Setup of v5:
Design sha1_exec, start of the top module:
module sha1_exec(clk, reset, start, data_in, load_in, cv, 
  use_prev_cv, busy, out_valid, cv_next);
export LEC_CHECK = 0
export ABC_AREA = 1
export CAP_MARGIN = 20
export CORE_ASPECT_RATIO = 1.67
export CORE_MARGIN = 4
export CORE_UTILIZATION = 31
export GPL_TIMING_DRIVEN = 1
export PLACE_DENSITY = 0.44
export SLEW_MARGIN = 20
create_clock -name core_clock -period 8.0 [get_ports {clk}]
run.sh (not shown) runs the stock make flow with config.mk's settings and CLKGATE_MAP_FILE=.
## Diff of input files: v35 against v5
Settings: GPL_ROUTABILITY_DRIVEN now 1, previously not set; CORE_MARGIN now 2, was 4; CORE_UTILIZATION now 40, was 31; MIN_ROUTING_LAYER now met2, previously not set; GPL_TIMING_DRIVEN now 0, was 1; PLACE_DENSITY no longer set, was 0.44; CORE_ASPECT_RATIO now 0.82, was 1.67; the clock period (ns, I/O delays scaled along) now 4.33, was 8.0.
v35: aborted in 5_1_grt (tool error)
Of v5 and v35, the lower final HPWL from detailed placement belongs to v5.
Comparing v5 and v35, placer congestion estimate is lower on v5.
Count of pins on the block boundary: v35 vs v5 identical
On total clock sinks, v5 and v35 are basically level.
The lower core footprint of v5 and v35 is in v35.
Compared with v5, v35 shows a horizontal die dimension that is about 24% higher.
Number of port buffers, v35 vs v5: down slightly
v35: CTS buffer count 3 above v5
Diff v5..v35 | aoi/oai-family share of the synthesized area | unchanged
The die area in v35 is 0.76 times that in v5.
### v35 -> v59
Settings: a deleted ABC_AREA that had been 1; a deleted GPL_TIMING_DRIVEN that had been 0; a deleted CORE_ASPECT_RATIO that had been 0.82; a deleted MIN_ROUTING_LAYER that had been met2; a deleted GPL_ROUTABILITY_DRIVEN that had been 1; a change of CORE_UTILIZATION from 40 to 23; a change of the clock period (ns, I/O delays scaled along) from 4.33 to 6.97.
Findings:
- No stage failed in v59, and the final checks on the layout all came back clean.
- Relative to v35, share of synthesized cell area in and-or and or-and compound cells decreased by 1.9 points in v59.
- Diff v35 -> v59 | post-synthesis share of cell area spent on and, or, nand and nor gates | decrease of 2.2 points
- v59 vs. v35: count of unique library cells instantiated by Yosys went up; total cell area reported by yosys after synthesis fell 2.7%; floorplan die area higher; synthesized cell count fell 1017.
- v59 ends up with a post-synthesis share of cell area spent on xor and xnor gates that is 1.9 points higher than in v35.
- Taking v35 as the reference point, the portion of netlist area occupied by mux cells of v59 rises by 4.5 points.
diff inputs: v59 => v27
Settings: an added MAX_ROUTING_LAYER of met4; an added PLACE_DENSITY of 0.66; a change of CORE_UTILIZATION from 23 to 72; a change of the clock period (ns, I/O delays scaled along) from 6.97 to 4.65.
==> results <==
- Final checks on v27, whose flow otherwise completed, came back failing, citing setup timing.
- Detailed route wirelength on metal2 went down slightly going from v59 to v27.
- Critical path depth in v27 is about 4.3% above v59.
- v59 → v27: core utilization moved up, routed wire length went up, number of nets in the layout now larger.

The RTL this note starts from:
==> flow/design.v <==
module dffhr (d, r, clk, q);
  parameter WIDTH = 1;
  input 			r;
  input 			clk;
  input 	[WIDTH-1:0] 	d;
  output 	[WIDTH-1:0] 	q;
  reg 		[WIDTH-1:0] 	q;
  always @ (posedge clk) 
    if ( r ) 
      q <= {WIDTH{1'b0}};
    else
      q <= d;
endmodule  
module sha1_round (cv_in, w, round, cv_out);
   input [159:0] cv_in;
   input [31:0]  w;
   input [6:0]   round;
   output [159:0] cv_out;
   reg [31:0]     k;
   reg [31:0]     f;
   wire [31:0]    a_shift;
   wire [31:0]    b_shift;
   wire [31:0]    add_result;
   wire [31:0]    a = cv_in[159:128];
   wire [31:0]    b = cv_in[127:96];
   wire [31:0]    c = cv_in[95:64];
   wire [31:0]    d = cv_in[63:32];
   wire [31:0]    e = cv_in[31:0];
   always @(round)
     begin
        k = 32'd0;
        if ((round >= 7'd0) && (round <= 7'd19))
          k = 32'h5A827999;
        if ((round >= 7'd20) && (round <= 7'd39))
          k = 32'h6ED9EBA1;
        if ((round >= 7'd40) && (round <= 7'd59))
          k = 32'h8F1BBCDC;
        if ((round >= 7'd60) && (round <= 7'd79))
          k = 32'hCA62C1D6;
     end  
   always @(round or b or c or d)
     begin
        f = 32'd0;
        if ((round >= 7'd0) && (round <= 7'd19))
          f = ((b & c) | (~b & d));
        if ((round >= 7'd20) && (round <= 7'd39))
          f = (b ^ c ^ d);
        if ((round >= 7'd40) && (round <= 7'd59))
          f = ((b & c) | (b & d) | (c & d));
        if ((round >= 7'd60) && (round <= 7'd79))
          f = (b ^ c ^ d);
     end  
   assign a_shift = {a[26:0], a[31:27]};
   assign b_shift = {b[1:0], b[31:2]};
   assign add_result = (a_shift + ((f + k) + (e + w)));
   assign cv_out = {add_result, a, b_shift, c, d};
endmodule  
module sha1_exec(clk, reset, start, data_in, load_in, cv, 
  use_prev_cv, busy, out_valid, cv_next);
   input clk, reset;     
   input start;
   input [31:0] data_in;
   input load_in;
   input [159:0] cv;
   input use_prev_cv;
   output        busy;
   output        out_valid;
   output [159:0] cv_next;  
   reg            busy;         
   reg            out_valid;    
   reg [6:0]      rnd_cnt_d;    
   wire [6:0]     rnd_cnt_q;    
   wire [159:0]   rnd_d;        
   wire [159:0]   rnd_q;
   wire [159:0]   sha1_round_wire;   
   wire [159:0]   cv_d;         
   wire [159:0]   cv_q;         
   wire [159:0]   cv_next_d;    
   wire [159:0]   cv_next_q;
   parameter      IDLE = 2'b00;
   parameter      CALC = 2'b01;
   parameter      VALID_OUT = 2'b10;
   parameter      VALID_OUT2 = 2'b11;
   wire [1:0]     state; 
   reg [1:0]      next_state;
   wire [511:0]   w_d;
   wire [511:0]   w_q;
   wire [511:0]   w_temp;
   wire [31:0]    w;    
   wire [31:0]    w_gen_temp = w_temp[511:480] ^ w_temp[447:416] ^ 
                  w_temp[255:224] ^ w_temp[95:64];  
   wire [31:0]    w_gen = {w_gen_temp[30:0], w_gen_temp[31]};
   assign         w_d = ((load_in == 1'b1) ? w_temp :
                  ((rnd_cnt_q < 7'd15) ? w_temp : 
                  {w_gen, w_temp[479:0]}));
   assign w_temp = (state == CALC) ? {w_q[479:0], w_q[511:480]} : 
     ((load_in == 1'b1) ? {w_q[479:0], data_in} : w_q);
   assign w = w_q[511:480];
   sha1_round sha1_round(.cv_in(rnd_q), .w(w), .round(rnd_cnt_q),
                           .cv_out(sha1_round_wire));
   assign         rnd_d = ((state == CALC) ? sha1_round_wire : 
     (use_prev_cv == 1'b1) ? cv_next_q : cv);
   assign         cv_d = ((state == CALC) ? cv_q : 
     (use_prev_cv == 1'b1) ? cv_next_q : cv);
   assign         cv_next_d = (state == VALID_OUT) ? 
                                ({cv_q[159:128] + rnd_q[159:128],
                                  cv_q[127:96] + rnd_q[127:96],
                                  cv_q[95:64] + rnd_q[95:64],
                                  cv_q[63:32] + rnd_q[63:32],
                                  cv_q[31:0] + rnd_q[31:0]}) :
                                  (cv_next_q);
   assign         cv_next = cv_next_q;
   always @(state or start or rnd_cnt_q)
     begin
        out_valid = 1'b0;       
        busy = 1'b0;
        rnd_cnt_d = 7'b0000000;
        case (state)
          IDLE : begin
             out_valid = 1'b0;
             rnd_cnt_d = 7'b0000000;
             if (start) begin
                busy = 1'b1;
                next_state = CALC;
             end
             else begin
                busy = 1'b1;
                next_state = IDLE;
             end
          end  
          CALC : begin
             busy = 1'b1;
             out_valid = 1'b0;
             if (start) begin
                next_state = IDLE;
                rnd_cnt_d = 7'd0000000;
             end
             else if (rnd_cnt_q == 7'd79) begin
                next_state = VALID_OUT;
                rnd_cnt_d = 7'd0000000;
             end
             else begin
                next_state = CALC;
                rnd_cnt_d = rnd_cnt_q + 7'd0000001;
             end
          end  
          VALID_OUT : begin
             busy = 1'b1;
             out_valid = 1'b0;       
             if (start) begin
                next_state = IDLE;
                rnd_cnt_d = 7'd0000000;
             end else begin
                next_state = VALID_OUT2;
             end
          end     
          VALID_OUT2 : begin
             busy = 1'b0;
             out_valid = 1'b1;
             if (start) begin
                next_state = CALC;
             end
             else begin
                next_state = IDLE;
             end
          end
          default : begin
             next_state = IDLE;
          end
        endcase
     end          
   dffhr #(7) rnd_cnt_reg (.d(rnd_cnt_d), .q(rnd_cnt_q),
                           .clk(clk), .r(reset));
   dffhr #(2) state_reg (.d(next_state), .q(state), 
                         .clk(clk), .r(reset)); 
   dffhr #(512) w_reg (.d(w_d), .q(w_q), .clk(clk), .r(reset));
   dffhr #(160) cv_reg (.d(cv_d), .q(cv_q), .clk(clk), .r(reset));
   dffhr #(160) rnd_reg (.d(rnd_d), .q(rnd_q), .clk(clk), .r(reset));
   dffhr #(160) cv_next_reg (.d(cv_next_d), .q(cv_next_q),
                             .clk(clk), .r(reset));   
endmodule  
make LEC_CHECK=0 ABC_AREA=1 CAP_MARGIN=20 CORE_MARGIN=2 CORE_UTILIZATION=60 CTS_CLUSTER_DIAMETER=397 SLEW_MARGIN=20 finish   # period 3.87 ns
The first run ran to the end with violations: negative setup slack.
==> next run, changes <==
ABC_AREA = not set   (was 1)
CORE_UTILIZATION = 40   (was 60)
CTS_CLUSTER_DIAMETER = not set   (was 397)
GPL_ROUTABILITY_DRIVEN = 0   (was not set)
GPL_TIMING_DRIVEN = 0   (was not set)
clock period = 8.0 ns   (was 3.87 ns; I/O delays follow)
Outcome: With this change the flow finished clean. Global-route usage fell by 12 points. Non-clock buffer count fell by 20. Area after synthesis fell by a few percent. Sequential cell count does not change.
==> next run, changes <==
CORE_MARGIN = 3   (was 2)
CORE_UTILIZATION = 31   (was 40)
GPL_ROUTABILITY_DRIVEN = not set   (was 0)
What happened: Clock skew rises by 0.014 ns. Setup slack gains 0.16 ns. Die area rises by 30%. Area after synthesis stays the same. Sequential power barely changes. Clock-buffer cell count is unchanged. Routed wire length rises by 4.8%. Fmax rises by about 2.2%. Via count falls by 1.6%.
==> next run, changes <==
CAP_MARGIN = 5   (was 20)
CORE_ASPECT_RATIO = 0.86   (was not set)
CORE_MARGIN = 2   (was 3)
CORE_UTILIZATION = 72   (was 31)
CTS_CLUSTER_SIZE = 89   (was not set)
GPL_TIMING_DRIVEN = not set   (was 0)
MAX_ROUTING_LAYER = met4   (was not set)
PLACE_DENSITY = 0.66   (was not set)
SETUP_SLACK_MARGIN = -0.36   (was not set)
clock period = 4.65 ns   (was 8.0 ns; I/O delays follow)
With this change the flow ran to the end with violations: negative setup slack.
Wire length fell by 13%.
Die area falls by 57%.
Via count came out higher by 8.1%.
Maximum frequency goes up by 35%.
Worst setup slack degrades by 1.4 ns.
Critical path depth falls by 1.
Clock skew went up by 0.0080 ns.
==> next run, changes <==
CAP_MARGIN = 20   (was 5)
CORE_ASPECT_RATIO = not set   (was 0.86)
CORE_UTILIZATION = 40   (was 72)
CTS_CLUSTER_SIZE = not set   (was 89)
MAX_ROUTING_LAYER = not set   (was met4)
PLACE_DENSITY = not set   (was 0.66)
SETUP_SLACK_MARGIN = not set   (was -0.36)
clock period = 8.0 ns   (was 4.65 ns; I/O delays follow)
The new run ran to the end with no violations; setup slack improved by 2.1 ns; synthesized area stays the same; worst hold slack barely changes; final area drops by 3.1%.
==> next run, changes <==
CAP_MARGIN = 30   (was 20)
CELL_PAD_IN_SITES_GLOBAL_PLACEMENT = 1   (was not set)
CORE_ASPECT_RATIO = 1.34   (was not set)
CORE_UTILIZATION = 58   (was 40)
CTS_CLUSTER_SIZE = 36   (was not set)
GPL_ROUTABILITY_DRIVEN = 1   (was not set)
MAX_ROUTING_LAYER = met4   (was not set)
clock period = 4.9 ns   (was 8.0 ns; I/O delays follow)
The new run produced a layout that fails on negative setup slack. Die size decreases by 31%. Area after synthesis stays the same. Power increases by 66%. Core utilization increases by 24 points. Register-to-register slack got worse by 1.8 ns. Cell area increases by 3.5%. Final cell count decreases by 2.9%. Global-route usage increases by 12 points. Clock skew decreases by 0.027 ns. Sequential power increases by 62%.
Power figures rest on the tool's default switching activity, not on a simulated workload.
